== build 38 ==
// CPU
module CPU(
    input               clk         ,
    input               rstn        ,
    input               rf_dcp_rd   ,
    input [4:0]         rf_addr     ,
    output reg [31:0]   rf_out      ,
    output [7:0]        imem_addr   ,
    input [31:0]        imem_rdata  ,
    output [7:0]        dmem_addr   ,
    output [31:0]       dmem_wdata  ,
    output              dmem_we     ,
    input [31:0]        dmem_rdata  ,
    output              stop
    );
    reg [31:0]   md          ;
    reg [31:0]   y           ;
    wire [31:0]  pc          ;
    wire [31:0]  npc         ;
    reg [31:0]   imm         ;
    reg [31:0]   ir          ;
    reg [31:0]   a           ;
    reg [31:0]   b           ;
    wire [2:0]   branch      ;
    wire         MemRead     ;
    wire         MemWrite    ;
    wire         MemtoReg    ;
    wire [2:0]   ALUOP       ;
    wire         ALUSrc1     ;
    wire [1:0]   ALUSrc2     ;
    wire         RegWrite    ;
  ...
clock: 6.87 ns
lec_check: 0
cap_margin: 20
core_margin: 2
core_utilization: 67
cts_cluster_diameter: 27
cts_cluster_size: 14
max_routing_layer: met4
setup_slack_margin: -0.39
slew_margin: 20
run.sh (not shown) runs the stock make flow with config.mk's settings and CLKGATE_MAP_FILE=.
Build 38 | ERROR | 5_1_grt
Input-level comparison between build 54 and build 38:
- SETUP_SLACK_MARGIN changed from -0.39 to 1.82
- CORE_UTILIZATION changed from 67 to 61
- MAX_ROUTING_LAYER removed (was met4)
Findings:
The remaining runs in build 38 and build 54 completed every stage, whereas build 38 halted early. Relative to build 38, die area has increased by about 10% in build 54. Area after detailed placement: build 54 vs build 38 up 0.77%. Build 38 → build 54: gate count after technology mapping held, async set-or-reset flop fraction in the synthesized netlist held, worst-case clock buffer depth held. Count of standard-cell rows went up by a few percent going from build 38 to build 54. Number of cells in the design after placement ended up 1.4% higher on build 54 than on build 38. Post-place setup slack: build 54 worse than build 38.
The inputs of build 45 differ from those of build 54 as listed below.
- removing CTS_CLUSTER_DIAMETER (formerly 27)
- changing SETUP_SLACK_MARGIN from 1.82 to 1.77
- removing CTS_CLUSTER_SIZE (formerly 14)
- changing CORE_UTILIZATION from 61 to 63
- changing the clock period (ns, I/O delays scaled along) from 6.87 to 6.41
## What came out
None of the runs build 54 and build 45 ends with a clean layout. Build 45 got as far as 5_1_grt, where a tool error ended the run. The flow for build 54 finished, though final verification flagged setup timing. Looking at number of H-tree levels, build 45 sits below build 54. Build 54 → build 45: routability congestion estimate has increased; count of standard-cell rows dropped 2.3%; detailed placement HPWL increased about 8%.
#### Input delta (build 74 over build 45)
- CTS_CLUSTER_SIZE newly set to 98
- CORE_UTILIZATION changed from 63 to 62
- SETUP_SLACK_MARGIN removed (was 1.77)
- the clock period (ns, I/O delays scaled along) changed from 6.41 to 5.73
### Flow results
STATUS run=build 74 STAGES=ALL_DONE FINAL_CHECKS=FAILED CAUSE=setup timing. Going from build 45 to build 74, pre-CTS setup slack shrinks by 0.81 ns. Compared with build 45, in build 74 starting density of the core has decreased; routability congestion estimate from global placement has decreased; chip footprint has increased. Any difference in average footprint of a synthesized cell between build 74 and build 45 is small enough to ignore. From build 45 to build 74 the numbers moved as follows: number of buffers created by CTS rose 6, number of different library cells in the post-synthesis netlist about even, AND-OR/OR-AND share of the synthesized area about even.
For build 20, these inputs were changed with respect to build 74:
- MAX_ROUTING_LAYER now met4, previously not set
- CTS_CLUSTER_DIAMETER now 32, previously not set
- CORE_UTILIZATION now 66, was 62
- CTS_CLUSTER_SIZE now 14, was 98
- the clock period (ns, I/O delays scaled along) now 6.52, was 5.73
[summary]
- Build 20: it failed with a tool error in 5_1_grt, so there are no final results.
- Horizontal die dimension shrinks by a few percent when moving from build 74 to build 20.
- Re area of the mapped netlist: no difference whatsoever between build 74 and build 20.
- Die area came out lower on build 20 than on build 74.
- From build 20 to build 74, number of placed I/O pins did not move at all.
- Build 74 and build 20 ended up with roughly the same adder and majority gate portion of the synthesized area.
- | floorplan-stage core utilization | lower: build 74 |
- Compared with build 74, build 20 shows a higher pre-CTS setup slack.
Setup changes, build 20 to build 97
- removing CTS_CLUSTER_SIZE (formerly 14)
- changing CORE_UTILIZATION from 66 to 40
- removing MAX_ROUTING_LAYER (formerly met4)
- removing CTS_CLUSTER_DIAMETER (formerly 32)
- changing the clock period (ns, I/O delays scaled along) from 6.52 to 10.2
Results
- Build 97 completed end to end with timing, DRC and antenna clean.
- Simple-gate share of the synthesized area came out exactly the same in build 20 and build 97.
- Between build 20 and build 97, number of buffers created by CTS decreased.
- NOTE: cell count after placement in build 97 exceeds that of build 20
